`design.v`:
```
`timescale 1ns / 1ps
module adder(
    input [31:0] in_a, in_b,
    output [31:0] out
    );
    assign out = in_a + in_b;
endmodule
`timescale 1ns / 1ps
module pc(pc_cur, pc_nxt, clk, rst, StallF);
    input clk, rst;
    input StallF; 
    input [31:0] pc_nxt;
    output reg [31:0] pc_cur;
    always @(posedge clk or negedge rst) begin
        if (!rst) pc_cur <= 0;
        else if (StallF==0) pc_cur <= pc_nxt;
    end
endmodule
`timescale 1ns / 1ps
module FET_DEC_Reg(instrF, instrD, pcF, pcD, pc_plus4F, pc_plus4D, StallD, FlushD, clk,rst);
    input clk, rst;
    input StallD, FlushD;  
    input [31:0] instrF, pcF, pc_plus4F;
    output reg [31:0] instrD, pcD, pc_plus4D;
    always @(posedge clk or negedge rst) begin
        if (!rst) begin
            instrD <= 0;
            pcD <= 0;
            pc_plus4D <= 0;
        end
        else if (FlushD) begin
            instrD <= 0;
            pcD <= 0;
            pc_plus4D <= 0;
        end
        else if (StallD==0) begin
            instrD <= instrF;
            pcD <= pcF;
            pc_plus4D <= pc_plus4F;
        end
    end
endmodule
`timescale 1ns / 1ps
module fetch_cycle(clk, rst, pcTargetE, pcSrcE, instrD, pcD, pc_plus4D, StallF, StallD,FlushD, imem_addr, imem_data);
    input clk,rst;
    input pcSrcE;  
    input StallF, StallD, FlushD;  
    input [31:0] pcTargetE;
    output [31:0] instrD, pcD, pc_plus4D;
    output [31:0] imem_addr;
    input  [31:0] imem_data;
    wire [31:0] pc_nxt, pc_cur, pc_plus4F;
    wire [31:0] instrF;
    assign pc_nxt = (pcSrcE== 1'b0)? pc_plus4F : pcTargetE;
    pc program_counter (
                        .pc_nxt(pc_nxt),
                        .pc_cur(pc_cur),
                        .clk(clk),
                        .rst(rst),
                        .StallF(StallF)
                        );
    assign imem_addr = pc_cur;
    assign instrF    = imem_data;
    adder pc_adder (
                    .in_a(pc_cur),
                    .in_b(32'h00000004),
                    .out(pc_plus4F)
                    );
    FET_DEC_Reg F_D_Reg (
                         .instrF(instrF),
                         .instrD(instrD),
                         .pcF(pc_cur),
                         .pcD(pcD),
                         .pc_plus4F(pc_plus4F),
                         .pc_plus4D(pc_plus4D),
                         .StallD(StallD),
                         .FlushD(FlushD),
                         .clk(clk),
                         .rst(rst)
                         );
endmodule
`timescale 1ns / 1ps
module main_decoder(opcode, funct3, Branch, Jump, ResultSrc, MemWrite, ALUSrc, ImmSrc, MemSize, RegWrite, ALUop);
    input [6:0] opcode;
    input [2:0] funct3;
    output Branch, Jump, MemWrite, ALUSrc, RegWrite;
    output [1:0] ResultSrc, ImmSrc, ALUop;
    output reg [1:0] MemSize;
    reg [10:0] controles;
    assign {RegWrite,ImmSrc,ALUSrc,MemWrite,ResultSrc,Branch,ALUop,Jump}=controles;
    always @(*) begin
        MemSize=2'b00;
        case(opcode)
        7'b0000011: begin  
            controles = 11'b1_00_1_0_01_0_00_0;
            case(funct3)
            0: MemSize= 2'b01;  
            1: MemSize= 2'b10;  
            default: MemSize= 2'b11;  
            endcase
        end
        7'b0100011: begin  
            controles = 11'b0_01_1_1_00_0_00_0;
            case(funct3)
            0: MemSize= 2'b01;  
            1: MemSize= 2'b10;  
            default: MemSize= 2'b11;  
            endcase
        end
        7'b0110011: controles = 11'b1_00_0_0_00_0_10_0;  
        7'b1100011: controles = 11'b0_10_0_0_00_1_01_0;  
        7'b0010011: controles = 11'b1_00_1_0_00_0_10_0;  
        7'b1101111: controles = 11'b1_11_0_0_10_0_00_1;  
        default:    controles = 0;      
        endcase
    end
endmodule
`timescale 1ns / 1ps
module alu_decoder(ALUop, funct3, funct7_5, op5, ALUCtrl);
    input [1:0] ALUop;
    input funct7_5, op5;
    input [2:0] funct3;
    output reg [3:0] ALUCtrl;
    localparam      add=0,
                    sub=1,
                    AND=2,
                    OR=3,
                    XOR=4,
                    slt=5,
                    sltu=6,
                    sll=7,
                    srl=8,
                    sra=9;
    always @(*) begin
        ALUCtrl=0;
        case(ALUop)
        0: ALUCtrl = add;  
        1: ALUCtrl = sub;  
        2: begin
                case(funct3)
                0: ALUCtrl = (funct7_5 & op5)? sub:add;
                1: ALUCtrl = sll;
                2: ALUCtrl = slt;
                3: ALUCtrl = sltu;
                4: ALUCtrl = XOR;
                5: ALUCtrl = funct7_5? sra:srl;
                6: ALUCtrl = OR;
                7: ALUCtrl = AND;
                endcase
           end 
        endcase
    end
endmodule
`timescale 1ns / 1ps
module control_unit(op,funct3,funct7,RegWrite,ImmSrc,ALUSrc,MemWrite,ResultSrc,Branch,ALUCtrl,Jump,MemSize);
    input [6:0] op;
    input [2:0] funct3;
    input funct7;
    output Branch, Jump, MemWrite, ALUSrc, RegWrite;
    output [1:0] ResultSrc, ImmSrc, MemSize;
    output [3:0] ALUCtrl;
    wire [1:0] ALUop;
    main_decoder MainDec (
                          .opcode(op), 
                          .funct3(funct3), 
                          .Branch(Branch),
                          .Jump(Jump), 
                          .ResultSrc(ResultSrc), 
                          .MemWrite(MemWrite), 
                          .ALUSrc(ALUSrc), 
                          .ImmSrc(ImmSrc), 
                          .MemSize(MemSize), 
                          .RegWrite(RegWrite), 
                          .ALUop(ALUop)
                          );
    alu_decoder ALUDec (
                        .ALUop(ALUop), 
                        .funct3(funct3), 
                        .funct7_5(funct7), 
                        .op5(op[5]), 
                        .ALUCtrl(ALUCtrl)
                        );
endmodule
`timescale 1ns / 1ps
module register_file(clk,A1,A2,A3,WD3,WE3,RD1,RD2);
    input clk,WE3;
    input [4:0] A1,A2,A3;
    input [31:0] WD3;
    output [31:0] RD1,RD2;
    reg [31:0] reg_file [0:31];
    always @(negedge clk) begin
        if(WE3 && A3 != 0) reg_file[A3] <= WD3;
    end
    assign RD1 = (A1 == 0) ? 32'd0 : reg_file [A1];
    assign RD2 = (A2 == 0) ? 32'd0 : reg_file [A2];
endmodule
`timescale 1ns / 1ps
module imm_extend(imm, immSrc, immExt);
    input [24:0] imm;
    input [1:0] immSrc;
    output reg [31:0] immExt;
    always @(*) begin
        case(immSrc)
        0: immExt= {{20{imm[24]}}, imm[24:13]};  
        1: immExt= {{20{imm[24]}}, imm[24:18], imm[4:0]};  
        2: immExt= {{20{imm[24]}}, imm[0], imm[23:18], imm[4:1], 1'b0};  
        3: immExt= {{12{imm[24]}}, imm[12:5], imm[13], imm[23:14], 1'b0};  
        default: immExt=0;
        endcase
    end
endmodule
`timescale 1ns / 1ps
module DEC_EXC_Reg(RegWriteD,RegWriteE,ResultSrcD,ResultSrcE,MemWriteD,MemWriteE,JumpD,JumpE,
                   BranchD,BranchE,ALUCtrlD,ALUCtrlE,ALUSrcD,ALUSrcE,MemSizeD,MemSizeE,PCD,PCE,
                   Rs1D,Rs1E,Rs2D,Rs2E,RdD,RdE,ExtImmD,ExtImmE,PCPlus4D,PCPlus4E,StallE,FlushE,clk,rst,
                   RD1D,RD1E,RD2D,RD2E);
    input RegWriteD,MemWriteD,JumpD,BranchD,ALUSrcD,StallE,FlushE;
    input clk,rst;
    input [1:0] ResultSrcD,MemSizeD;
    input [3:0] ALUCtrlD;
    input [31:0] RD1D,RD2D,PCD,ExtImmD,PCPlus4D;
    input [4:0] Rs1D,Rs2D,RdD;
    output reg [4:0] Rs1E,Rs2E,RdE;
    output reg [31:0] RD1E,RD2E,PCE,ExtImmE,PCPlus4E;
    output reg [3:0] ALUCtrlE;
    output reg [1:0] ResultSrcE,MemSizeE;
    output reg RegWriteE,MemWriteE,JumpE,BranchE,ALUSrcE;
    always @(posedge clk or negedge rst) begin
        if (!rst) begin
            RegWriteE <= 0;
            ResultSrcE <= 0;
            MemWriteE <= 0;
            JumpE <= 0;
            BranchE <= 0;
            ALUCtrlE <= 0;
            ALUSrcE <= 0;
            MemSizeE <= 0;
            RD1E <= 0;
            RD2E <= 0;
            PCE <= 0;
            Rs1E <= 0;
            Rs2E <= 0;
            RdE <= 0;
            ExtImmE <= 0;
            PCPlus4E <= 0;
        end
        else if (FlushE) begin
            RegWriteE <= 0;
            ResultSrcE <= 0;
            MemWriteE <= 0;
            JumpE <= 0;
            BranchE <= 0;
            ALUCtrlE <= 0;
            ALUSrcE <= 0;
            MemSizeE <= 0;
            RD1E <= 0;
            RD2E <= 0;
            PCE <= 0;
            Rs1E <= 0;
            Rs2E <= 0;
            RdE <= 0;
            ExtImmE <= 0;
            PCPlus4E <= 0;
        end
        else begin
            if (StallE == 0) begin
                RegWriteE <= RegWriteD;
                ResultSrcE <= ResultSrcD;
                MemWriteE <= MemWriteD;
                JumpE <= JumpD;
                BranchE <= BranchD;
                ALUCtrlE <= ALUCtrlD;
                ALUSrcE <= ALUSrcD;
                MemSizeE <= MemSizeD;
                RD1E <= RD1D;
                RD2E <= RD2D;
                PCE <= PCD;
                Rs1E <= Rs1D;
                Rs2E <= Rs2D;
                RdE <= RdD;
                ExtImmE <= ExtImmD;
                PCPlus4E <= PCPlus4D;
            end
        end
    end
endmodule
`timescale 1ns / 1ps
module decode_cycle(clk,rst,instrD,pcD,pc_plus4D,  
                    RegWriteW,RdW,ResultW,  
                    StallE,FlushE,  
                    RegWriteE,ResultSrcE,MemWriteE,JumpE,BranchE,ALUCtrlE,ALUSrcE,MemSizeE,  
                    RD1E,RD2E,pcE,Rs1E,Rs2E,RdE,ExtImmE,pc_plus4E);  
    input  clk,rst,RegWriteW,StallE,FlushE;
    input  [4:0] RdW;
    input  [31:0] instrD, pcD, pc_plus4D, ResultW;
    output [1:0] ResultSrcE, MemSizeE;
    output [3:0] ALUCtrlE;
    output [4:0] Rs1E,Rs2E,RdE;
    output [31:0] RD1E,RD2E,pcE,ExtImmE,pc_plus4E;
    output RegWriteE,MemWriteE,JumpE,BranchE,ALUSrcE;
    wire        RegWriteD,MemWriteD,JumpD,BranchD,ALUSrcD;
    wire [1:0]  ResultSrcD, ImmSrcD, MemSizeD;
    wire [3:0]  ALUCtrlD;
    wire [31:0] RD1D,RD2D,PCD,ImmExtD;
    wire [4:0]  Rs1D,Rs2D,RdD;
    assign PCD  = pcD;
    assign Rs1D = instrD[19:15];
    assign Rs2D = instrD[24:20];
    assign RdD = instrD[11:7];
    control_unit ControlUnit(
                             .op(instrD[6:0]),
                             .funct3(instrD[14:12]),
                             .funct7(instrD[30]),
                             .RegWrite(RegWriteD),
                             .ImmSrc(ImmSrcD),
                             .ALUSrc(ALUSrcD),
                             .MemWrite(MemWriteD),
                             .ResultSrc(ResultSrcD),
                             .Branch(BranchD),
                             .ALUCtrl(ALUCtrlD),
                             .Jump(JumpD),
                             .MemSize(MemSizeD)
                             );
    register_file RegFile (
                           .clk(clk),
                           .A1(instrD[19:15]),
                           .A2(instrD[24:20]),
                           .A3(RdW),
                           .WD3(ResultW),
                           .WE3(RegWriteW),
                           .RD1(RD1D),
                           .RD2(RD2D)
                           );
    imm_extend ImmExt (
                       .imm(instrD[31:7]), 
                       .immSrc(ImmSrcD), 
                       .immExt(ImmExtD)
                       );
    DEC_EXC_Reg D_E_Reg (
                         .RegWriteD(RegWriteD),
                         .RegWriteE(RegWriteE),
                         .ResultSrcD(ResultSrcD),
                         .ResultSrcE(ResultSrcE),
                         .MemWriteD(MemWriteD),
                         .MemWriteE(MemWriteE),
                         .JumpD(JumpD),
                         .JumpE(JumpE),
                         .BranchD(BranchD),
                         .BranchE(BranchE),
                         .ALUCtrlD(ALUCtrlD),
                         .ALUCtrlE(ALUCtrlE),
                         .ALUSrcD(ALUSrcD),
                         .ALUSrcE(ALUSrcE),
                         .MemSizeD(MemSizeD),
                         .MemSizeE(MemSizeE),
                         .PCD(pcD),
                         .PCE(pcE),
                         .Rs1D(instrD[19:15]),
                         .Rs1E(Rs1E),
                         .Rs2D(instrD[24:20]),
                         .Rs2E(Rs2E),
                         .RdD(instrD[11:7]),
                         .RdE(RdE),
                         .ExtImmD(ImmExtD),
                         .ExtImmE(ExtImmE),
                         .PCPlus4D(pc_plus4D),
                         .PCPlus4E(pc_plus4E),
                         .StallE(StallE),
                         .FlushE(FlushE),
                         .RD1D(RD1D),
                         .RD1E(RD1E),
                         .RD2D(RD2D),
                         .RD2E(RD2E),
                         .clk(clk),
                         .rst(rst)
                         );
endmodule
`timescale 1ns / 1ps
module hazard_unit(Rs1D,Rs2D,Rs1E,Rs2E,RdE,PCSrcE,ResultSrcE0,RdM,RegWriteM,RdW,RegWriteW,proc_ready,PENABLE,IsPerM,  
                   StallF,StallD,StallE,StallM,FlushD,FlushE,FlushW,ForwardAE,ForwardBE  
                   );
        input            PCSrcE,ResultSrcE0,RegWriteM,RegWriteW,proc_ready,PENABLE,IsPerM;
        input      [4:0] Rs1D,Rs2D,Rs1E,Rs2E,RdE,RdM,RdW;
        output reg       StallF,StallD,StallE,StallM,FlushD,FlushE,FlushW;
        output reg [1:0] ForwardAE,ForwardBE;
        reg lwStall,perStall;
        always @(*) begin
            if ((Rs1E==RdM) && RegWriteM && Rs1E!=0) ForwardAE = 2'b10;  
            else if ((Rs1E==RdW) && RegWriteW && Rs1E!=0) ForwardAE = 2'b01;  
            else ForwardAE = 2'b00;
            if ((Rs2E==RdM) && RegWriteM && Rs2E!=0) ForwardBE = 2'b10;  
            else if ((Rs2E==RdW) && RegWriteW && Rs2E!=0) ForwardBE = 2'b01;  
            else ForwardBE = 2'b00;
            lwStall = ResultSrcE0 & ((Rs1D==RdE) | (Rs2D==RdE));
            perStall = !proc_ready;
            perStall = IsPerM && (!PENABLE || !proc_ready);
            {FlushE,FlushD,StallD,StallF,StallE,StallM,FlushW} = {lwStall|PCSrcE,PCSrcE,lwStall|perStall,lwStall|perStall,perStall,perStall,perStall};
         end
endmodule
`timescale 1ns / 1ps
module ALU(SrcA, SrcB, ALUResult, Zero, ALUCtrl);
    input [31:0] SrcA, SrcB;
    input [3:0] ALUCtrl;
    output reg [31:0] ALUResult;
    output Zero;
    assign Zero = (!(SrcA-SrcB))? 1 : 0;
    always @(*) begin
        ALUResult = 0;
        case(ALUCtrl)
        0:       ALUResult = SrcA + SrcB;                      
        1:       ALUResult = SrcA - SrcB;                      
        2:       ALUResult = SrcA & SrcB;                      
        3:       ALUResult = SrcA | SrcB;                      
        4:       ALUResult = SrcA ^ SrcB;                      
        5:       ALUResult = ($signed(SrcA) < $signed(SrcB));  
        6:       ALUResult = SrcA < SrcB;                      
        7:       ALUResult = SrcA << SrcB[4:0];                
        8:       ALUResult = SrcA >> SrcB[4:0];                
        9:       ALUResult = $signed(SrcA) >>> SrcB[4:0];              
        endcase
    end
endmodule
`timescale 1ns / 1ps
module EXE_MEM_Reg(clk,rst,RegWriteE,ResultSrcE,MemWriteE,MemSizeE,ALUResultE,WriteDataE,RdE,PCPlus4E,IsPerE,   
                           RegWriteM,ResultSrcM,MemWriteM,MemSizeM,ALUResultM,WriteDataM,RdM,PCPlus4M,IsPerM,    
                           StallM);  
    input             clk,rst;
    input             StallM;
    input             RegWriteE,MemWriteE,IsPerE;
    input      [1:0]  ResultSrcE, MemSizeE;
    input      [4:0]  RdE;
    input      [31:0] ALUResultE,WriteDataE,PCPlus4E;
    output reg        RegWriteM,MemWriteM,IsPerM;
    output reg [1:0]  ResultSrcM, MemSizeM;
    output reg [4:0]  RdM;
    output reg [31:0] ALUResultM,WriteDataM,PCPlus4M;
    always @(posedge clk or negedge rst) begin
        if(!rst) begin
            RegWriteM <= 0;
            ResultSrcM <= 0;
            MemWriteM <= 0;
            MemSizeM <= 0;
            ALUResultM <= 0;
            WriteDataM <= 0;
            RdM <= 0;
            PCPlus4M <= 0;
            IsPerM <= 0;
        end
        else begin
            if (StallM==0) begin
                RegWriteM <= RegWriteE;
                ResultSrcM <= ResultSrcE;
                MemWriteM <= MemWriteE;
                MemSizeM <= MemSizeE;
                ALUResultM <= ALUResultE;
                WriteDataM <= WriteDataE;
                RdM <= RdE;
                PCPlus4M <= PCPlus4E;
                IsPerM <= IsPerE;
            end
        end
    end    
endmodule
`timescale 1ns / 1ps
module execute_cycle(clk,rst,RegWriteE,ResultSrcE,MemWriteE,JumpE,BranchE,ALUCtrlE,ALUSrcE,ExtImmE,MemSizeE,  
                     RD1E,RD2E,PCE,Rs1E,Rs2E,RdE,PCPlus4E,ResultW,  
                     StallM,ForwardAE,ForwardBE,  
                     RegWriteM,ResultSrcM,MemWriteM,MemSizeM,ALUResultM,WriteDataM,RdM,PCPlus4M,PCTargetE,PCSrcE,IsPerM,transEn  
                     );
    input         clk,rst;
    input         RegWriteE,MemWriteE,JumpE,BranchE,ALUSrcE,StallM;
    input  [1:0]  ForwardAE, ForwardBE;
    input  [1:0]  ResultSrcE,MemSizeE;
    input  [3:0]  ALUCtrlE;
    input  [4:0]  Rs1E,Rs2E,RdE;
    input  [31:0] RD1E,RD2E,PCE,ExtImmE,PCPlus4E,ResultW;
    output        RegWriteM,MemWriteM,PCSrcE;
    output [1:0]  ResultSrcM, MemSizeM;
    output [4:0]  RdM;
    output [31:0] ALUResultM,WriteDataM,PCPlus4M,PCTargetE;
    output        transEn, IsPerM;  
    wire        ZeroE;
    reg         IsPerE;
    reg  [31:0] SrcAE,SrcBE,SrcBE_WriteDataE;
    wire [31:0] WriteDataE,ALUResultE,ALUResultM_in;
    always @(*) begin
        SrcAE = 0;
        SrcBE = 0;
        SrcBE_WriteDataE = 0;
        IsPerE = 0;
        case (ForwardAE)
        0: SrcAE = RD1E;
        1: SrcAE = ResultW;
        2: SrcAE = ALUResultM_in;
        endcase
        case (ForwardBE)
        0: SrcBE_WriteDataE = RD2E;
        1: SrcBE_WriteDataE = ResultW;
        2: SrcBE_WriteDataE = ALUResultM_in;
        endcase
        case (ALUSrcE)
        0: SrcBE = SrcBE_WriteDataE;
        1: SrcBE = ExtImmE;
        endcase
        if ((ResultSrcE[0] || MemWriteE))
            if(ALUResultE > 511)
                IsPerE = 1;
    end 
    ALU ALU(
            .SrcA(SrcAE),
            .SrcB(SrcBE),
            .ALUResult(ALUResultE),
            .Zero(ZeroE),
            .ALUCtrl(ALUCtrlE)
            );
    adder PCTargetAdder (
                         .in_a(PCE),
                         .in_b(ExtImmE),
                         .out(PCTargetE)
                         );
    EXE_MEM_Reg E_M_Reg (
                         .clk(clk),
                         .rst(rst),
                         .RegWriteE(RegWriteE),
                         .ResultSrcE(ResultSrcE),
                         .MemWriteE(MemWriteE),
                         .MemSizeE(MemSizeE),
                         .ALUResultE(ALUResultE),
                         .WriteDataE(WriteDataE),
                         .RdE(RdE),
                         .PCPlus4E(PCPlus4E),
                         .RegWriteM(RegWriteM),
                         .ResultSrcM(ResultSrcM),
                         .MemWriteM(MemWriteM),
                         .MemSizeM(MemSizeM),
                         .ALUResultM(ALUResultM),
                         .WriteDataM(WriteDataM),
                         .RdM(RdM),
                         .PCPlus4M(PCPlus4M),
                         .IsPerM(IsPerM),
                         .IsPerE(IsPerE),
                         .StallM(StallM)
                         );
    assign WriteDataE = SrcBE_WriteDataE;
    assign PCSrcE = (ZeroE & BranchE) | JumpE;
    assign ALUResultM_in = ALUResultM;
    assign transEn = IsPerE;
endmodule
`timescale 1ns / 1ps
module MEM_WB_Reg(clk,rst,RegWriteM,ResultSrcM,ALUResultM,ReadDataM,RdM,PCPlus4M,  
                          RegWriteW,ResultSrcW,ALUResultW,ReadDataW,RdW,PCPlus4W,  
                          FlushW  
                  );
    input             clk,rst;
    input             FlushW;
    input             RegWriteM;
    input      [1:0]  ResultSrcM;
    input      [4:0]  RdM;
    input      [31:0] ALUResultM,ReadDataM,PCPlus4M;    
    output reg        RegWriteW;
    output reg [1:0]  ResultSrcW;
    output reg [4:0]  RdW;
    output reg [31:0] ALUResultW,ReadDataW,PCPlus4W;
    always @(posedge clk or negedge rst) begin
        if (!rst) begin
            RegWriteW <= 0;
            ResultSrcW <= 0;
            RdW <= 0;
            ALUResultW <= 0;
            ReadDataW <= 0;
            PCPlus4W <= 0;
        end
        else if (FlushW) begin
            RegWriteW <= 0;
            ResultSrcW <= 0;
            RdW <= 0;
            ALUResultW <= 0;
            ReadDataW <= 0;
            PCPlus4W <= 0;
        end
        else begin
            RegWriteW <= RegWriteM;
            ResultSrcW <=  ResultSrcM;
            RdW <= RdM;
            ALUResultW <= ALUResultM;
            ReadDataW <= ReadDataM;
            PCPlus4W <= PCPlus4M;
        end
    end
endmodule
`timescale 1ns / 1ps
module memory_cycle(RegWriteM,ResultSrcM,MemWriteM,MemSizeM,  
                    clk,rst,ALUResultM,WriteDataM,RdM,PCPlus4M,IsPerM,  
                    RegWriteW,ResultSrcW,ALUResultW,ReadDataW,RdW,PCPlus4W,  
                    FlushW,  
                    dmem_addr,dmem_wdata,dmem_we,dmem_size,dmem_rdata  
                    );
    input         clk,rst;
    input         FlushW;
    input         RegWriteM,MemWriteM,IsPerM;
    input  [1:0]  ResultSrcM,MemSizeM;
    input  [4:0]  RdM;
    input  [31:0] ALUResultM,WriteDataM,PCPlus4M;
    output        RegWriteW;
    output [1:0]  ResultSrcW;
    output [4:0]  RdW;
    output [31:0] ALUResultW,ReadDataW,PCPlus4W;
    output [31:0] dmem_addr, dmem_wdata;
    output        dmem_we;
    output [1:0]  dmem_size;
    input  [31:0] dmem_rdata;
    wire [31:0] ReadDataM, RD;
    assign dmem_addr  = ALUResultM;
    assign dmem_wdata = WriteDataM;
    assign dmem_we    = MemWriteM;
    assign dmem_size  = MemSizeM;
    assign RD = (MemSizeM==1)? {{24{dmem_rdata[7]}},dmem_rdata[7:0]}:
                (MemSizeM==2)? {{16{dmem_rdata[15]}},dmem_rdata[15:0]}:
                dmem_rdata;
    assign ReadDataM = RD;
    MEM_WB_Reg M_WB_Reg(
                        .clk(clk),
                        .rst(rst),
                        .RegWriteM(RegWriteM),
                        .ResultSrcM(ResultSrcM),
                        .ALUResultM(ALUResultM),
                        .ReadDataM(ReadDataM),
                        .RdM(RdM),
                        .PCPlus4M(PCPlus4M),
                        .RegWriteW(RegWriteW),
                        .ResultSrcW(ResultSrcW),
                        .ALUResultW(ALUResultW),
                        .ReadDataW(ReadDataW),
                        .RdW(RdW),
                        .PCPlus4W(PCPlus4W),
                        .FlushW(FlushW)
                       );
endmodule
`timescale 1ns / 1ps
module writeback_cycle(RegWriteW,ResultSrcW,  
                       ALUResultW,ReadDataW,RdW,PCPlus4W,  
                       ResultW  
                       );
    input             RegWriteW;
    input      [1:0]  ResultSrcW;
    input      [4:0]  RdW;
    input      [31:0] ALUResultW,ReadDataW,PCPlus4W;
    output reg [31:0] ResultW;
    always@(*) begin
        case(ResultSrcW)
        0: ResultW = ALUResultW;
        1: ResultW = ReadDataW;
        2: ResultW = PCPlus4W;
        3: ResultW = 0;
        endcase
    end
endmodule
`timescale 1ns / 1ps
module rv32i_core(clk,rst,imem_data,dmem_rdata,  
                  imem_addr,dmem_addr,dmem_wdata,dmem_we,dmem_size  
                  );
    input         clk,rst;
    input  [31:0] imem_data;
    input  [31:0] dmem_rdata;
    output [31:0] imem_addr;
    output [31:0] dmem_addr;
    output [31:0] dmem_wdata;
    output        dmem_we;
    output [1:0]  dmem_size;
    wire        StallF,StallD,StallE,StallM,FlushD,FlushE,FlushW;
    wire [1:0]  ForwardAE,ForwardBE;
    wire        PCSrcE;
    wire [31:0] instrD,PCD,PCPlus4D;
    wire        RegWriteE,MemWriteE,JumpE,BranchE,ALUSrcE;
    wire [1:0]  ResultSrcE, MemSizeE;
    wire [3:0]  ALUCtrlE;
    wire [4:0]  Rs1E,Rs2E,RdE;
    wire [31:0] RD1E,RD2E,PCE,ExtImmE,PCPlus4E;
    wire        RegWriteM,MemWriteM,IsPerM;
    wire [1:0]  ResultSrcM, MemSizeM;
    wire [4:0]  RdM;
    wire [31:0] ALUResultM,WriteDataM,PCPlus4M,PCTargetE;
    wire        RegWriteW;
    wire [1:0]  ResultSrcW;
    wire [4:0]  RdW;
    wire [31:0] ALUResultW,ReadDataW,PCPlus4W;
    wire [31:0] ResultW;
    hazard_unit Hazard_Unit (
                             .Rs1D(instrD[19:15]),
                             .Rs2D(instrD[24:20]),
                             .Rs1E(Rs1E),
                             .Rs2E(Rs2E),
                             .RdE(RdE),
                             .PCSrcE(PCSrcE),
                             .ResultSrcE0(ResultSrcE[0]),
                             .RdM(RdM),
                             .RegWriteM(RegWriteM),
                             .RdW(RdW),
                             .RegWriteW(RegWriteW),
                             .proc_ready(1'b1),
                             .PENABLE(1'b1),
                             .IsPerM(1'b0), 
                             .StallF(StallF),
                             .StallD(StallD),
                             .StallE(StallE),
                             .StallM(StallM),
                             .FlushD(FlushD),
                             .FlushE(FlushE),
                             .FlushW(FlushW),
                             .ForwardAE(ForwardAE),
                             .ForwardBE(ForwardBE)
                            );
    fetch_cycle Fetch (
                       .clk(clk),
                       .rst(rst),
                       .pcTargetE(PCTargetE),
                       .pcSrcE(PCSrcE),
                       .instrD(instrD),
                       .pcD(PCD),
                       .pc_plus4D(PCPlus4D),
                       .StallF(StallF),
                       .StallD(StallD),
                       .FlushD(FlushD),
                       .imem_addr(imem_addr),
                       .imem_data(imem_data)
                       );
       decode_cycle Decode (
                            .clk(clk),
                            .rst(rst),
                            .instrD(instrD),
                            .pcD(PCD),
                            .pc_plus4D(PCPlus4D), 
                            .RegWriteW(RegWriteW),
                            .RdW(RdW),
                            .ResultW(ResultW), 
                            .StallE(StallE),
                            .FlushE(FlushE), 
                            .RegWriteE(RegWriteE),
                            .ResultSrcE(ResultSrcE),
                            .MemWriteE(MemWriteE),
                            .JumpE(JumpE),
                            .BranchE(BranchE),
                            .ALUCtrlE(ALUCtrlE),
                            .ALUSrcE(ALUSrcE),
                            .MemSizeE(MemSizeE), 
                            .RD1E(RD1E),
                            .RD2E(RD2E),
                            .pcE(PCE),
                            .Rs1E(Rs1E),
                            .Rs2E(Rs2E),
                            .RdE(RdE),
                            .ExtImmE(ExtImmE),
                            .pc_plus4E(PCPlus4E)
                            ); 
       execute_cycle Execute (
                              .clk(clk),
                              .rst(rst),
                              .RegWriteE(RegWriteE),
                              .ResultSrcE(ResultSrcE),
                              .MemWriteE(MemWriteE),
                              .JumpE(JumpE),
                              .BranchE(BranchE),
                              .ALUCtrlE(ALUCtrlE),
                              .ALUSrcE(ALUSrcE),
                              .ExtImmE(ExtImmE),
                              .MemSizeE(MemSizeE),
                              .RD1E(RD1E),
                              .RD2E(RD2E),
                              .PCE(PCE),
                              .Rs1E(Rs1E),
                              .Rs2E(Rs2E),
                              .RdE(RdE),
                              .PCPlus4E(PCPlus4E),
                              .ResultW(ResultW), 
                              .StallM(StallM),
                              .ForwardAE(ForwardAE),
                              .ForwardBE(ForwardBE), 
                              .RegWriteM(RegWriteM),
                              .ResultSrcM(ResultSrcM),
                              .MemWriteM(MemWriteM),
                              .MemSizeM(MemSizeM),
                              .ALUResultM(ALUResultM),
                              .WriteDataM(WriteDataM),
                              .RdM(RdM),
                              .PCPlus4M(PCPlus4M),
                              .PCTargetE(PCTargetE),  
                              .PCSrcE(PCSrcE),  
                              .IsPerM(),
                              .transEn()
                             );
       memory_cycle Memory (
                            .RegWriteM(RegWriteM),
                            .ResultSrcM(ResultSrcM),
                            .MemWriteM(MemWriteM),
                            .MemSizeM(MemSizeM), 
                            .clk(clk),
                            .rst(rst),
                            .ALUResultM(ALUResultM),
                            .WriteDataM(WriteDataM),
                            .RdM(RdM),
                            .PCPlus4M(PCPlus4M),
                            .IsPerM(1'b0),
                            .FlushW(FlushW),
                            .RegWriteW(RegWriteW),  
                            .ResultSrcW(ResultSrcW),
                            .ALUResultW(ALUResultW),
                            .ReadDataW(ReadDataW),
                            .RdW(RdW),  
                            .PCPlus4W(PCPlus4W),
                            .dmem_addr(dmem_addr),
                            .dmem_wdata(dmem_wdata),
                            .dmem_we(dmem_we),
                            .dmem_size(dmem_size),
                            .dmem_rdata(dmem_rdata)
                           );
    writeback_cycle Write_Back (
                                .RegWriteW(RegWriteW),
                                .ResultSrcW(ResultSrcW), 
                                .ALUResultW(ALUResultW),
                                .ReadDataW(ReadDataW),
                                .RdW(RdW),
                                .PCPlus4W(PCPlus4W), 
                                .ResultW(ResultW)  
                           );
endmodule
```
`run.sh`:
```
#!/bin/bash
# the make line also repeats each setting of config.mk as NAME=value (left out here)
make -C /OpenROAD-flow-scripts/flow DESIGN_CONFIG=/design/flow/config.mk WORK_HOME=/design/flow/orfs CLKGATE_MAP_FILE= finish
```
`config.mk`:
```
export PLATFORM = sky130hd
export DESIGN_NAME = rv32i_core
export DESIGN_NICKNAME = rv32i_core
export VERILOG_FILES = /design/flow/design.v
export SDC_FILE = /design/flow/constraint.sdc
export NUM_CORES = 4
export LEC_CHECK = 0
export CAP_MARGIN = 0
export CORE_MARGIN = 3
export CORE_UTILIZATION = 55
export GPL_TIMING_DRIVEN = 1
export MAX_ROUTING_LAYER = met5
export MIN_ROUTING_LAYER = met1
export PLACE_DENSITY_LB_ADDON = 0.06
export SETUP_SLACK_MARGIN = 1.31
export SLEW_MARGIN = 20
```
`constraint.sdc`:
```
create_clock -name core_clock -period 6.91 [get_ports {clk}]
set_input_delay 1.3820 -clock core_clock [delete_from_list [all_inputs] [get_ports {clk}]]
set_output_delay 1.3820 -clock core_clock [all_outputs]
set_load 0.01 [all_outputs]
```
==> flow_metrics.env, run 1 <==
# source this file to load flow results
export IMPL_slew_violations=0
export IMPL_timing_critical_path_slowest_cell_delay_ns=0.56
export IMPL_finish_net_count=6984
export IMPL_synth_compound_area_share_pct=8.551
export IMPL_biggest_power_consumer_among_the_groups="registers"
export IMPL_power_sequential_fraction_pct=39.7
export IMPL_first_global_vias=59080
export IMPL_setup_ws_ns=0.7862
export IMPL_cts_root_buffer="sky130_fd_sc_hd__clkbuf_16"
export IMPL_ys_sh_mux_pct=21.70
export IMPL_htree_levels=4
export IMPL_synthToLayoutAreaGrowth_pct=24.05
export IMPL_maxCapViolCount=0
export IMPL_pin_count=165
export IMPL_finish_utilization_pct=68.82
export IMPL_combPwrFrac_pct=22.0
export IMPL_timing_setup_tns_ns=0
export IMPL_syn_instance_count=5397
export IMPL_hold_worst_slack_ns=0.3187
export IMPL_drt_iter0_drc=7086
export IMPL_finalHoldViolations=0
export IMPL_final_min_clock_period_ns=6.124
export IMPL_whs_path_depth=0
export IMPL_ys_seq_elements=1541
export IMPL_cts_num_sinks=1541
export IMPL_worst_hold_startpoint="Execute.E_M_Reg.PCPlus4M[3]$_DFF_PN0_"
export IMPL_final_weighted_congestion_in_routability_driven_placement=1.038
export IMPL_via_count=57630
export IMPL_cts_reportedPaths_clkPinSlew_ns=0.07
export IMPL_global_route_usage_total_pct=37.97
export IMPL_post_synth_main_logic_family="multiplexers"
export IMPL_required_ns=7.60
export IMPL_worst_skew_pair_late_latency_ns=0.80
export IMPL_post_synth_main_area_contributors="sky130_fd_sc_hd__edfxtp_1 40%, sky130_fd_sc_hd__mux4_2 19%, sky130_fd_sc_hd__dfrtp_1 17%"
export IMPL_yosys_most_used_dff="sky130_fd_sc_hd__edfxtp_1"
export IMPL_most_used_standard_cells_in_the_synthesized_netlist="1,024 x sky130_fd_sc_hd__edfxtp_1, 645 x sky130_fd_sc_hd__mux4_2, 516 x sky130_fd_sc_hd__dfrtp_1"
export IMPL_netSwitchingPower_w=0.01041
export IMPL_height_of_the_chip_um=381.6
export IMPL_ir_drop_uv=276.9
export IMPL_tritoncts_clock_tree="yes"
export IMPL_detail_route_vias_per_cell=6.553
export IMPL_pwr_group_combinational_w=0.00672
export IMPL_synth_most_common_cell="sky130_fd_sc_hd__edfxtp_1"
export IMPL_pwr_density_cell_mw_per_mm2=317.4
export IMPL_synth_simple_gate_area_share_pct=7.311
export IMPL_grt_setup_unrepaired="yes"
export IMPL_rows=137
export IMPL_cp_data_arrival_time_ns=6.82
export IMPL_synth_top_cell_area_share_pct=39.63
export IMPL_min_path_type="flop to flop"
export IMPL_tritoncts_num_buffers=165
export IMPL_ys_area_mm2=0.07759
export IMPL_critical_path_startpoint_type="flop"
export IMPL_timing_critical_path_buf_inv=7
export IMPL_edf_count=1024
export IMPL_internal_power_w=0.02015
export IMPL_worst_slew_margin_rel_pct=24.84
export IMPL_pg_seq_w=0.0121
export IMPL_clock_path_buffers=3
export IMPL_worst_r2r_path_depth=25
export IMPL_postSynthSeqShare_pct=56.30
export IMPL_maxClockFrequency_mhz=163.3
export IMPL_crit_slowest_cell="sky130_fd_sc_hd__or4_4"
export IMPL_post_synth_instance_area_mm2=0.07759
export IMPL_status="complete, no violations"
export IMPL_r2r_end="Decode.D_E_Reg.ALUCtrlE[2]$_DFF_PN0_"
export IMPL_hpwl_um=173000
export IMPL_crit_path_end="Decode.D_E_Reg.ALUCtrlE[2]$_DFF_PN0_"
export IMPL_top_delay_family_on_crit_path="simple AND/OR/NAND/NOR gates"
export IMPL_wire_per_inst_um=31.39
export IMPL_path_class="flop to flop"
export IMPL_floorplan_core_area_mm2=0.1399
export IMPL_worstReg2RegStart="Decode.D_E_Reg.Rs2E[2]$_DFF_PN0_"
export IMPL_synth_async_reset_ratio_pct=33.55
export IMPL_layout_worst_path_cycle_share_pct=88.62
export IMPL_yosys_warnings=13
export IMPL_min_to="Memory.M_WB_Reg.PCPlus4W[3]$_DFF_PN0_"
export IMPL_fp_util_pct=55.47
export IMPL_overflow=0
export IMPL_synthXorXnorAreaFrac_pct=1.196
export IMPL_crit_path_start="Decode.D_E_Reg.Rs2E[2]$_DFF_PN0_"
export IMPL_synthDistinctLibCells=105
export IMPL_grt_start_max_net_pins=216
export IMPL_clock_power_share_pct=38.3
export IMPL_drc=0
export IMPL_tightest_slew_ns=1.125
export IMPL_drt_total_wl_um=276000
export IMPL_synthAdderAreaFrac_pct=2.158
export IMPL_worstPathMaxFanout=6
export IMPL_worst_clock_skew_ns=0.06620
export IMPL_rrSetupSlack_ns=0.79
export IMPL_fp_dieArea_mm2=0.1456
export IMPL_synthesis_area_per_instance_um2=14.38
export IMPL_port_buffers=164
export IMPL_final_setup_viol_count=0
export IMPL_largest_area_cell="sky130_fd_sc_hd__edfxtp_1"
export IMPL_drt_pass1_iterations=8
export IMPL_fp_dieW_um=381.6
export IMPL_endpoint_kind="flop"
export IMPL_power_switching_share_pct=34.05
export IMPL_remaining_antenna_violation_count_after_routing=0
export IMPL_grt_pass1_wl_um=398200
export IMPL_yosysCellCount=5397
export IMPL_tool_warnings=1102
export IMPL_post_place_ws_ns=0.1139
export IMPL_static_leakage_power_nw=38.61
export IMPL_cp_depth=25
export IMPL_pg_clk_w=0.0117
export IMPL_number_of_antenna_violations_at_the_first_check_in_global_routing=13
export IMPL_cts_hold_buf=0
final cells by class:
type	count	area (um2)
Inverter	127	481.7
Fill cell	9949	43620
Tap cell	1876	2347
Multi-Input combinational cell	3364	33910
Antenna cell	2	5.005
Clock inverter	1127	5096
Sequential cell	1541	43720
Clock buffer	194	4531
Timing Repair Buffer	563	6162
through the flow:
stage          instances  total power, W  cell area [um2]
3_3_place_gp        7357         0.01926            83440
2_1_floorplan       5428         0.01630            78190
6_report            8794         0.03056            96260
4_1_cts             8771         0.03045            95280
3_5_place_dp        7357         0.01929            83440
5_1_grt             8792         0.03208            96250
routing by layer:
layer / share of wire [%] / GRT usage (%)
met5: 0.013 / 0
met4: 5.5 / 20.36
met3: 10 / 9.606
met2: 47 / 58.33
met1: 37 / 50.27
timing repair:
item,in CTS,in global routing
pin swaps,47,44
cloned,23,3
setup buffers,71,18
endpoints found under the setup margin,769,675
resized,278,207
==> run 2: changes to the inputs <==
- CAP_MARGIN: 0 -> 20
- CORE_MARGIN: 3 -> 2
- CORE_UTILIZATION: 55 -> 59
- GPL_TIMING_DRIVEN: 1 -> not set
- MAX_ROUTING_LAYER: met5 -> not set
- MIN_ROUTING_LAYER: met1 -> not set
- PLACE_DENSITY: not set -> 0.42
- PLACE_DENSITY_LB_ADDON: 0.06 -> not set
- SETUP_SLACK_MARGIN: 1.31 -> not set
- clock period: 6.91 -> 5.69 ns (I/O delays scaled with it)
==> flow_metrics.env, run 2 <==
# source this file to load flow results
export IMPL_grt_setup_unrepaired="yes"
export IMPL_ys_sh_mux_pct=21.70
export IMPL_grt_start_max_net_pins=140
export IMPL_worst_clock_skew_ns=0.06767
export IMPL_placed_cells=7569
export IMPL_synth_most_common_cell="sky130_fd_sc_hd__edfxtp_1"
export IMPL_edf_count=1024
export IMPL_synth_simple_gate_area_share_pct=7.311
export IMPL_static_leakage_power_nw=40.13
export IMPL_ir_drop_uv=392.6
export IMPL_grt_pass1_wl_um=419700
export IMPL_synthXorXnorAreaFrac_pct=1.196
export IMPL_cp_depth=25
export IMPL_final_min_clock_period_ns=5.977
export IMPL_drt_total_wl_um=293000
export IMPL_detail_route_vias_per_cell=6.771
export IMPL_cts_num_sinks=1541
export IMPL_pwr_density_cell_mw_per_mm2=392.5
export IMPL_fp_util_pct=59.25
export IMPL_yosys_warnings=13
export IMPL_maxCapViolCount=0
export IMPL_largest_area_cell="sky130_fd_sc_hd__edfxtp_1"
export IMPL_height_of_the_chip_um=366.7
export IMPL_path_class="flop to flop"
export IMPL_failed_checks="setup timing"
export IMPL_fp_dieArea_mm2=0.1344
export IMPL_ys_area_mm2=0.07759
export IMPL_pin_count=165
export IMPL_netSwitchingPower_w=0.01367
export IMPL_worst_hold_startpoint="Execute.E_M_Reg.PCPlus4M[19]$_DFF_PN0_"
export IMPL_top_delay_family_on_crit_path="simple AND/OR/NAND/NOR gates"
export IMPL_most_used_standard_cells_in_the_synthesized_netlist="1,024 x sky130_fd_sc_hd__edfxtp_1, 645 x sky130_fd_sc_hd__mux4_2, 516 x sky130_fd_sc_hd__dfrtp_1"
export IMPL_tightest_slew_ns=1.104
export IMPL_slew_violations=0
export IMPL_layout_filler_cells=8052
export IMPL_power_switching_share_pct=35.49
export IMPL_wire_per_inst_um=32.59
export IMPL_timing_critical_path_slowest_cell_delay_ns=0.61
export IMPL_cts_hold_buf=0
export IMPL_pwr_group_combinational_w=0.00900
export IMPL_cts_root_buffer="sky130_fd_sc_hd__clkbuf_16"
export IMPL_drc=0
export IMPL_required_ns=6.35
export IMPL_layout_worst_path_cycle_share_pct=105.0
export IMPL_synthAdderAreaFrac_pct=2.158
export IMPL_htree_levels=4
export IMPL_drt_pass1_iterations=6
export IMPL_final_weighted_congestion_in_routability_driven_placement=1.050
export IMPL_setup_ws_ns=-0.2868
export IMPL_tritoncts_clock_tree="yes"
export IMPL_floorplan_core_area_mm2=0.1310
export IMPL_synthesis_area_per_instance_um2=14.38
export IMPL_maxClockFrequency_mhz=167.3
export IMPL_whs_path_depth=0
export IMPL_synthToLayoutAreaGrowth_pct=26.44
export IMPL_remaining_antenna_violation_count_after_routing=0
export IMPL_number_of_antenna_violations_at_the_first_check_in_global_routing=18
export IMPL_final_setup_viol_count=283
export IMPL_post_synth_main_area_contributors="sky130_fd_sc_hd__edfxtp_1 40%, sky130_fd_sc_hd__mux4_2 19%, sky130_fd_sc_hd__dfrtp_1 17%"
export IMPL_ff_latch_area_mm2=0.04372
export IMPL_drt_iter0_drc=9180
export IMPL_endpoint_kind="flop"
export IMPL_clock_power_share_pct=38.4
export IMPL_worst_skew_pair_late_latency_ns=0.82
export IMPL_hpwl_um=179200
export IMPL_min_path_type="flop to flop"
export IMPL_synth_compound_area_share_pct=8.551
export IMPL_via_count=60890
export IMPL_worst_r2r_path_depth=25
export IMPL_synthDistinctLibCells=105
export IMPL_tool_warnings=1110
export IMPL_power_sequential_fraction_pct=38.2
export IMPL_post_synth_instance_area_mm2=0.07759
export IMPL_clock_path_buffers=3
export IMPL_crit_path_start="Decode.D_E_Reg.Rs2E[4]$_DFF_PN0_"
export IMPL_synth_top_cell_area_share_pct=39.63
export IMPL_finish_net_count=7295
export IMPL_finalHoldViolations=0
export IMPL_overflow=0
export IMPL_fp_dieW_um=366.7
export IMPL_r2r_end="Decode.D_E_Reg.RD1E[20]$_DFF_PN0_"
export IMPL_first_global_vias=62720
export IMPL_cp_data_arrival_time_ns=6.64
export IMPL_global_route_usage_total_pct=43.46
export IMPL_cts_reportedPaths_clkPinSlew_ns=0.06
export IMPL_min_to="Memory.M_WB_Reg.PCPlus4W[19]$_DFF_PN0_"
export IMPL_internal_power_w=0.02484
export IMPL_combPwrFrac_pct=23.4
export IMPL_post_synth_main_logic_family="multiplexers"
export IMPL_crit_path_end="Decode.D_E_Reg.RD1E[20]$_DFF_PN0_"
export IMPL_ys_seq_elements=1541
export IMPL_tritoncts_num_buffers=163
export IMPL_syn_instance_count=5397
export IMPL_port_buffers=164
export IMPL_number_of_standard_cells_in_the_layout_taps_in_and_fillers_out=8993
export IMPL_timing_critical_path_buf_inv=8
export IMPL_logic_area_mm2=0.03356
export IMPL_rrSetupSlack_ns=-0.29
export IMPL_pg_seq_w=0.0147
export IMPL_synth_async_reset_ratio_pct=33.55
export IMPL_yosys_most_used_dff="sky130_fd_sc_hd__edfxtp_1"
export IMPL_yosysCellCount=5397
export IMPL_status="finished with violations"
export IMPL_worstReg2RegStart="Decode.D_E_Reg.Rs2E[4]$_DFF_PN0_"
export IMPL_finish_utilization_pct=74.91
export IMPL_worst_slew_margin_rel_pct=26.23
export IMPL_crit_slowest_cell="sky130_fd_sc_hd__or4b_2"
export IMPL_postSynthSeqShare_pct=56.30
export IMPL_rows=133
export IMPL_worstPathMaxFanout=12
export IMPL_biggest_power_consumer_among_the_groups="the clock network"
export IMPL_critical_path_startpoint_type="flop"
export IMPL_pg_clk_w=0.0148
## run 2: repair_timing
item,4_1_cts,5_1_grt
pin swaps,59,57
resized,166,194
cloned,11,13
endpoints found under the setup margin,315,312
buffers inserted,56,27
## run 2: per-layer routing
metal,track usage [%],vias to the layer above,routed length [um]
li1,-,24690,-
met1,57.15,30210,103100
met2,64.73,4972,133900
met3,12.60,1011,37180
met4,26.26,12,18780
met5,0,-,85
## run 2: through the flow
stage	worst slack (ns)	hold WS, ns	cell area (um2)	power, W	setup TNS, ns
6_report	-0.2868	0.3380	98110	0.03851	-44.56
5_1_grt	-0.3916	0.3381	98100	0.03983	-75.28
4_1_cts	-0.1555	0.3402	96990	0.03802	-11.28
3_5_place_dp	-1.056	0.3347	85880	0.02414	-258.08
3_3_place_gp	-1.294	0.3318	85880	0.02407	-324.37
2_1_floorplan	-0.04920	0.3312	77880	0.01978	-0.09669
## run 2: area by class of cell
| cell class | count | share of cell area [%] |
|---|---|---|
| tap | 1755 | 2.238 |
| multi-input combinational | 3362 | 34.21 |
| antenna | 3 | 0.007652 |
| inverter | 127 | 0.4910 |
| sequential | 1541 | 44.57 |
| clock inverter | 1145 | 5.455 |
| clock buffer | 182 | 4.332 |
| timing repair buffer | 878 | 8.700 |
==> run 3: changes to the inputs <==
- ABC_AREA: not set -> 1
- CAP_MARGIN: 20 -> 10
- CELL_PAD_IN_SITES_GLOBAL_PLACEMENT: not set -> 2
- CORE_MARGIN: 2 -> 10
- CORE_UTILIZATION: 59 -> 40
- CTS_CLUSTER_DIAMETER: not set -> 207
- GPL_TIMING_DRIVEN: not set -> 0
- MAX_ROUTING_LAYER: not set -> met4
- MIN_ROUTING_LAYER: not set -> met2
- PLACE_DENSITY: 0.42 -> not set
- SLEW_MARGIN: 20 -> 5
- TNS_END_PERCENT: not set -> 60
- clock period: 5.69 -> 8.5 ns (I/O delays scaled with it)
==> flow_metrics.env, run 3 <==
# flow metrics
export IMPL_rows=163
export IMPL_synth_most_common_cell="sky130_fd_sc_hd__nor2_1"
export IMPL_synthXorXnorAreaFrac_pct=0.9642
export IMPL_edf_count=1024
export IMPL_post_synth_main_logic_family="simple AND/OR/NAND/NOR gates"
export IMPL_fp_dieArea_mm2=0.2158
export IMPL_yosysCellCount=8843
export IMPL_clock_path_buffers=3
export IMPL_port_buffers=164
export IMPL_synth_async_reset_ratio_pct=33.55
export IMPL_cts_hold_buf=0
export IMPL_fp_util_pct=40.11
export IMPL_synth_simple_gate_area_share_pct=20.51
export IMPL_floorplan_core_area_mm2=0.1970
export IMPL_yosys_warnings=13
export IMPL_synthDistinctLibCells=57
export IMPL_post_cts_setup_buffer_count=0
export IMPL_most_used_standard_cells_in_the_synthesized_netlist="1,473 x sky130_fd_sc_hd__nor2_1, 1,314 x sky130_fd_sc_hd__nand2_1, 1,209 x sky130_fd_sc_hd__o21ai_0"
export IMPL_post_synth_main_area_contributors="sky130_fd_sc_hd__edfxtp_1 39%, sky130_fd_sc_hd__dfrtp_1 16%, sky130_fd_sc_hd__o21ai_0 7.7%"
export IMPL_hpwl_um=375000
export IMPL_htree_levels=4
export IMPL_postSynthSeqShare_pct=55.28
export IMPL_fp_dieW_um=464.5
export IMPL_ys_sh_mux_pct=0
export IMPL_largest_area_cell="sky130_fd_sc_hd__edfxtp_1"
export IMPL_status="aborted with a tool error"
export IMPL_post_cts_resize_count=0
export IMPL_synthAdderAreaFrac_pct=2.118
export IMPL_overflow=6694
export IMPL_syn_instance_count=8843
export IMPL_global_route_usage_total_pct=91.43
export IMPL_yosys_most_used_dff="sky130_fd_sc_hd__edfxtp_1"
export IMPL_post_synth_instance_area_mm2=0.07903
export IMPL_ys_area_mm2=0.07903
export IMPL_synth_top_cell_area_share_pct=38.91
export IMPL_tritoncts_num_buffers=179
export IMPL_ys_seq_elements=1541
export IMPL_synth_compound_area_share_pct=15.73
export IMPL_final_weighted_congestion_in_routability_driven_placement=1.463
export IMPL_height_of_the_chip_um=464.5
export IMPL_haltStage="5_1_grt"
export IMPL_cts_root_buffer="sky130_fd_sc_hd__clkbuf_16"
export IMPL_pin_count=165
export IMPL_error="[ERROR GRT-0116] Global routing finished with congestion. Check the congestion regions in the DRC Viewer."
export IMPL_synthesis_area_per_instance_um2=8.937
export IMPL_cts_num_sinks=1541
[run 3: stage by stage]
stage,cells,power (W),instance area [um2],worst slack (ns),hold WS [ns]
3_5_place_dp,11820,0.01706,87180,0.6610,0.3347
4_1_cts,13170,0.02673,97390,0.6215,0.3449
3_3_place_gp,11680,0.01681,84090,-16.99,0.3315
2_1_floorplan,8874,0.01327,79140,0.7976,0.3312
[run 3: per-layer routing]
metal	GRT usage [%]	overflow
met2	90.83	995
met4	71.38	537
met3	104.8	5162
met1	-	-
met5	-	-
==> run 4: changes to the inputs <==
- ABC_AREA: 1 -> not set
- CAP_MARGIN: 10 -> 20
- CELL_PAD_IN_SITES_GLOBAL_PLACEMENT: 2 -> not set
- CORE_MARGIN: 10 -> 2
- CORE_UTILIZATION: 40 -> 32
- CTS_CLUSTER_DIAMETER: 207 -> not set
- GPL_TIMING_DRIVEN: 0 -> not set
- MAX_ROUTING_LAYER: met4 -> not set
- MIN_ROUTING_LAYER: met2 -> not set
- SLEW_MARGIN: 5 -> 20
- TNS_END_PERCENT: 60 -> not set
- clock period: 8.5 -> 8.55 ns (I/O delays scaled with it)
==> flow_metrics.env, run 4 <==
# source this file to load flow results
export IMPL_synthesis_area_per_instance_um2=14.38
export IMPL_grt_setup_unrepaired="no"
export IMPL_number_of_antenna_violations_at_the_first_check_in_global_routing=19
export IMPL_power_sequential_fraction_pct=40.0
export IMPL_final_setup_viol_count=0
export IMPL_path_class="flop to flop"
export IMPL_layout_worst_path_cycle_share_pct=95.69
export IMPL_fp_util_pct=32.23
export IMPL_netSwitchingPower_w=0.008452
export IMPL_maxCapViolCount=0
export IMPL_floorplan_core_area_mm2=0.2408
export IMPL_r2r_end="Fetch.program_counter.pc_cur[11]$_DFFE_PN0N_"
export IMPL_tritoncts_clock_tree="yes"
export IMPL_worst_clock_skew_ns=0.07297
export IMPL_top_delay_family_on_crit_path="simple AND/OR/NAND/NOR gates"
export IMPL_htree_levels=4
export IMPL_cp_data_arrival_time_ns=8.88
export IMPL_pg_clk_w=0.00966
export IMPL_biggest_power_consumer_among_the_groups="registers"
export IMPL_synthDistinctLibCells=105
export IMPL_final_weighted_congestion_in_routability_driven_placement=1.012
export IMPL_layout_filler_cells=22540
export IMPL_worst_r2r_path_depth=21
export IMPL_clock_path_buffers=3
export IMPL_post_synth_main_area_contributors="sky130_fd_sc_hd__edfxtp_1 40%, sky130_fd_sc_hd__mux4_2 19%, sky130_fd_sc_hd__dfrtp_1 17%"
export IMPL_synth_simple_gate_area_share_pct=7.311
export IMPL_grt_start_max_net_pins=166
export IMPL_ys_sh_mux_pct=21.70
export IMPL_slew_violations=0
export IMPL_min_path_type="flop to flop"
export IMPL_synthXorXnorAreaFrac_pct=1.196
export IMPL_clock_power_share_pct=39.3
export IMPL_static_leakage_power_nw=37.24
export IMPL_yosys_most_used_dff="sky130_fd_sc_hd__edfxtp_1"
export IMPL_timing_critical_path_buf_inv=3
export IMPL_final_min_clock_period_ns=8.181
export IMPL_combPwrFrac_pct=20.7
export IMPL_cp_cell_sequence="nor2b_4 > buf_4 > nand2_1 > o21ai_2 > buf_4 > mux2i_1 > o21ai_0 > o21ai_0 > ha_1 > nor4bb_1 > a2111oi_0 > nor4_1 > nand4_1 > o211ai_1 > xnor2_1 > o2111ai_2 > nor4b_4 > a31o_4 > buf_12 > mux2_2 > o22a_1"
export IMPL_tritoncts_num_buffers=169
export IMPL_largest_area_cell="sky130_fd_sc_hd__edfxtp_1"
export IMPL_fp_dieW_um=496.4
export IMPL_edf_count=1024
export IMPL_yosysCellCount=5397
export IMPL_crit_path_end="Fetch.program_counter.pc_cur[11]$_DFFE_PN0N_"
export IMPL_synthAdderAreaFrac_pct=2.158
export IMPL_drc=0
export IMPL_post_route_met1_wirelength_um=107100
export IMPL_cts_reportedPaths_clkPinSlew_ns=0.06
export IMPL_critical_path_startpoint_type="flop"
export IMPL_cts_root_buffer="sky130_fd_sc_hd__clkbuf_16"
export IMPL_synthToLayoutAreaGrowth_pct=20.84
export IMPL_timing_setup_tns_ns=0
export IMPL_post_synth_main_logic_family="multiplexers"
export IMPL_pin_count=165
export IMPL_pwr_group_combinational_w=0.00511
export IMPL_pwr_density_cell_mw_per_mm2=262.5
export IMPL_via_count=56370
export IMPL_height_of_the_chip_um=496.4
export IMPL_worst_hold_startpoint="Execute.E_M_Reg.PCPlus4M[4]$_DFF_PN0_"
export IMPL_first_global_vias=58310
export IMPL_synth_most_common_cell="sky130_fd_sc_hd__edfxtp_1"
export IMPL_whs_path_depth=0
export IMPL_number_of_standard_cells_in_the_layout_taps_in_and_fillers_out=9932
export IMPL_rows=180
export IMPL_min_to="Memory.M_WB_Reg.PCPlus4W[4]$_DFF_PN0_"
export IMPL_post_cts_resize_count=0
export IMPL_cts_hold_buf=0
export IMPL_highest_layer="met5"
export IMPL_post_synth_instance_area_mm2=0.07759
export IMPL_synth_async_reset_ratio_pct=33.55
export IMPL_detail_route_vias_per_cell=5.675
export IMPL_remaining_antenna_violation_count_after_routing=0
export IMPL_worst_slew_margin_rel_pct=16.54
export IMPL_cp_depth=21
export IMPL_detailroute_wirelength_met3_um=27140
export IMPL_tightest_slew_ns=1.244
export IMPL_port_buffers=164
export IMPL_ys_area_mm2=0.07759
export IMPL_status="complete, no violations"
export IMPL_syn_instance_count=5397
export IMPL_ir_drop_uv=209.4
export IMPL_required_ns=9.25
export IMPL_finish_net_count=6801
export IMPL_crit_path_start="Memory.M_WB_Reg.ResultSrcW[1]$_DFF_PN0_"
export IMPL_drt_pass1_iterations=7
export IMPL_hpwl_um=189200
export IMPL_power_switching_share_pct=34.33
export IMPL_ys_seq_elements=1541
export IMPL_overflow=0
export IMPL_postSynthSeqShare_pct=56.30
export IMPL_timing_critical_path_slowest_cell_delay_ns=0.75
export IMPL_grt_pass1_wl_um=404700
export IMPL_worst_skew_pair_late_latency_ns=0.83
export IMPL_wire_per_inst_um=28.53
export IMPL_maxClockFrequency_mhz=122.2
export IMPL_drt_total_wl_um=283300
export IMPL_crit_slowest_cell="sky130_fd_sc_hd__ha_1"
export IMPL_post_cts_setup_buffer_count=0
export IMPL_fp_dieArea_mm2=0.2464
export IMPL_pg_seq_w=0.00985
export IMPL_placed_cells=8593
export IMPL_tool_warnings=1105
export IMPL_global_route_usage_total_pct=22.73
export IMPL_drt_iter0_drc=6431
export IMPL_cts_num_sinks=1541
export IMPL_endpoint_kind="flop"
export IMPL_finalHoldViolations=0
export IMPL_worstReg2RegStart="Memory.M_WB_Reg.ResultSrcW[1]$_DFF_PN0_"
export IMPL_yosys_warnings=13
export IMPL_rrSetupSlack_ns=0.37
export IMPL_internal_power_w=0.01617
export IMPL_synth_top_cell_area_share_pct=39.63
export IMPL_routed_wl_met2_um=132500
export IMPL_synth_compound_area_share_pct=8.551
export IMPL_most_used_standard_cells_in_the_synthesized_netlist="1,024 x sky130_fd_sc_hd__edfxtp_1, 645 x sky130_fd_sc_hd__mux4_2, 516 x sky130_fd_sc_hd__dfrtp_1"
export IMPL_worstPathMaxFanout=44
run 4: metrics by stage:
step	hold slack (ns)	util [%]	power, W	setup slack, ns	instance area [um2]
floorplan	0.3312	-	0.01315	1.366	77710
global placement	0.3344	34.87	0.01559	0.4851	83950
detailed placement	0.3358	34.89	0.01562	0.4446	83990
CTS	0.3328	38.94	0.02472	0.4202	93750
global route	0.3530	38.94	0.02579	0.06726	93760
finish	0.3420	38.95	0.02462	0.3687	93770
run 4: cell type report:
type / count / area [um2] / area share (%)
clock inverters: 1145 / 5291 / 5.643
multi-input cells: 3361 / 32340 / 34.49
inverters: 127 / 478.0 / 0.5097
flip-flops and latches: 1541 / 43720 / 46.63
diodes: 4 / 10.01 / 0.01067
clock buffers: 190 / 4471 / 4.768
repair buffers: 379 / 3468 / 3.699
well taps: 3185 / 3985 / 4.250
run 4: per-layer routing:
layer  vias to the layer above  track usage [%]
li1                      23640                -
met1                     28990            28.38
met2                      3094            35.25
met3                       649            6.298
met4                         2            13.54
met5                         -                0
==> run 5: changes to the inputs <==
- CORE_UTILIZATION: 32 -> 57
- clock period: 8.55 -> 4.45 ns (I/O delays scaled with it)
==> flow_metrics.env, run 5 <==
# source this file to load flow results
export IMPL_overflow=0
export IMPL_largest_area_cell="sky130_fd_sc_hd__edfxtp_1"
export IMPL_postSynthSeqShare_pct=56.30
export IMPL_ys_sh_mux_pct=21.70
export IMPL_wire_per_inst_um=34.35
export IMPL_synthAdderAreaFrac_pct=2.158
export IMPL_combPwrFrac_pct=25.9
export IMPL_cts_root_buffer="sky130_fd_sc_hd__clkbuf_16"
export IMPL_edf_count=1024
export IMPL_synthToLayoutAreaGrowth_pct=31.06
export IMPL_ys_area_mm2=0.07759
export IMPL_top_delay_family_on_crit_path="buffers and inverters"
export IMPL_layout_worst_path_cycle_share_pct=131.3
export IMPL_worst_clock_skew_ns=0.06982
export IMPL_biggest_power_consumer_among_the_groups="the clock network"
export IMPL_synthesis_area_per_instance_um2=14.38
export IMPL_most_used_standard_cells_in_the_synthesized_netlist="1,024 x sky130_fd_sc_hd__edfxtp_1, 645 x sky130_fd_sc_hd__mux4_2, 516 x sky130_fd_sc_hd__dfrtp_1"
export IMPL_layout_filler_cells=7720
export IMPL_crit_slowest_cell="sky130_fd_sc_hd__ha_1"
export IMPL_finish_net_count=7736
export IMPL_synth_compound_area_share_pct=8.551
export IMPL_fp_dieW_um=373.0
export IMPL_r2r_end="Fetch.F_D_Reg.instrD[7]$_DFFE_PN0P_"
export IMPL_grt_setup_unrepaired="yes"
export IMPL_worst_r2r_path_depth=25
export IMPL_critical_path_startpoint_type="flop"
export IMPL_htree_levels=4
export IMPL_status="finished with violations"
export IMPL_failed_checks="setup timing"
export IMPL_rows=135
export IMPL_final_min_clock_period_ns=5.841
export IMPL_crit_path_start="Memory.M_WB_Reg.ResultSrcW[0]$_DFF_PN0_"
export IMPL_yosys_warnings=13
export IMPL_post_synth_main_area_contributors="sky130_fd_sc_hd__edfxtp_1 40%, sky130_fd_sc_hd__mux4_2 19%, sky130_fd_sc_hd__dfrtp_1 17%"
export IMPL_pwr_density_cell_mw_per_mm2=504.7
export IMPL_endpoint_kind="flop"
export IMPL_tool_warnings=1101
export IMPL_timing_critical_path_slowest_cell_delay_ns=0.43
export IMPL_via_count=64680
export IMPL_grt_pass1_wl_um=459400
export IMPL_path_class="flop to flop"
export IMPL_hold_worst_slack_ns=0.09891
export IMPL_drt_pass1_iterations=6
export IMPL_drt_iter0_drc=9866
export IMPL_post_synth_instance_area_mm2=0.07759
export IMPL_fp_util_pct=57.35
export IMPL_drt_total_wl_um=324400
export IMPL_syn_instance_count=5397
export IMPL_rrSetupSlack_ns=-1.39
export IMPL_cp_depth=25
export IMPL_post_synth_main_logic_family="multiplexers"
export IMPL_final_setup_viol_count=909
export IMPL_hpwl_um=199300
export IMPL_port_buffers=164
export IMPL_floorplan_core_area_mm2=0.1353
export IMPL_remaining_antenna_violation_count_after_routing=0
export IMPL_internal_power_w=0.03243
export IMPL_global_route_usage_total_pct=46.08
export IMPL_tritoncts_clock_tree="yes"
export IMPL_worst_skew_pair_late_latency_ns=0.86
export IMPL_number_of_antenna_violations_at_the_first_check_in_global_routing=16
export IMPL_pg_seq_w=0.0186
export IMPL_synth_most_common_cell="sky130_fd_sc_hd__edfxtp_1"
export IMPL_tritoncts_num_buffers=163
export IMPL_ir_drop_uv=523.6
export IMPL_power_sequential_fraction_pct=36.2
export IMPL_slew_violations=0
export IMPL_min_path_type="input pin to async pin"
export IMPL_crit_path_end="Fetch.F_D_Reg.instrD[7]$_DFFE_PN0P_"
export IMPL_maxCapViolCount=0
export IMPL_ys_seq_elements=1541
export IMPL_height_of_the_chip_um=373.0
export IMPL_detail_route_vias_per_cell=6.850
export IMPL_power_switching_share_pct=36.81
export IMPL_final_weighted_congestion_in_routability_driven_placement=1.052
export IMPL_cts_reportedPaths_clkPinSlew_ns=0.07
export IMPL_synthXorXnorAreaFrac_pct=1.196
export IMPL_first_global_vias=66960
export IMPL_setup_ws_ns=-1.391
export IMPL_worstPathMaxFanout=7
export IMPL_cp_data_arrival_time_ns=6.53
export IMPL_cts_num_sinks=1541
export IMPL_required_ns=5.14
export IMPL_cts_hold_buf=0
export IMPL_yosysCellCount=5397
export IMPL_pwr_group_combinational_w=0.0133
export IMPL_worst_slew_margin_rel_pct=31.84
export IMPL_finalHoldViolations=0
export IMPL_pin_count=165
export IMPL_pg_clk_w=0.0194
export IMPL_fp_dieArea_mm2=0.1391
export IMPL_timing_critical_path_buf_inv=10
export IMPL_clock_path_buffers=3
export IMPL_drc=0
export IMPL_synth_top_cell_area_share_pct=39.63
export IMPL_synthDistinctLibCells=105
export IMPL_tightest_slew_ns=1.016
export IMPL_yosys_most_used_dff="sky130_fd_sc_hd__edfxtp_1"
export IMPL_grt_start_max_net_pins=120
export IMPL_clock_power_share_pct=37.9
export IMPL_worst_path_most_repeated_cell="sky130_fd_sc_hd__buf_4"
export IMPL_static_leakage_power_nw=42.35
export IMPL_synth_simple_gate_area_share_pct=7.311
export IMPL_synth_async_reset_ratio_pct=33.55
export IMPL_netSwitchingPower_w=0.01889
export IMPL_finish_utilization_pct=75.16
export IMPL_maxClockFrequency_mhz=171.2
export IMPL_worstReg2RegStart="Memory.M_WB_Reg.ResultSrcW[0]$_DFF_PN0_"
run 5: cell type report:
cell class | count | area [um2] | area share, %
antenna | 3 | 7.507 | 0.007382
clock buffer | 182 | 4263 | 4.192
clock inverter | 1128 | 5102 | 5.017
inverter | 127 | 481.7 | 0.4737
multi-input combinational | 3362 | 33710 | 33.14
sequential | 1541 | 43730 | 43.00
tap | 1781 | 2228 | 2.191
timing repair buffer | 1319 | 12180 | 11.98
run 5: stage by stage:
stage	cells	area (um2)	power, W	TNS, ns	setup WS, ns
floorplan	5428	78110	0.02530	-820.49	-1.289
global placement	8052	89740	0.03209	-622.22	-2.178
detailed placement	8052	89740	0.03223	-626.72	-2.190
CTS	9399	100200	0.05026	-370.73	-1.312
global route	9441	101700	0.05258	-488.21	-1.535
finish	9443	101700	0.05132	-421.88	-1.391
run 5: routing by layer:
metal / GRT usage (%) / vias up / share of wire, %
met3: 14.17 / 1444 / 13
met2: 68.89 / 5958 / 45
met5: 0 / - / 0.014
met4: 29.79 / 8 / 7.3
met1: 58.76 / 31740 / 35
li1: - / 25530 / -
run 5: repair_timing:
action / in CTS / in global routing
gates cloned: 10 / 13
setup buffers: 30 / 35
gates resized: 153 / 217
endpoints found under the setup margin: 642 / 989
pin swaps: 37 / 40
Power and IR drop assume default switching activity.
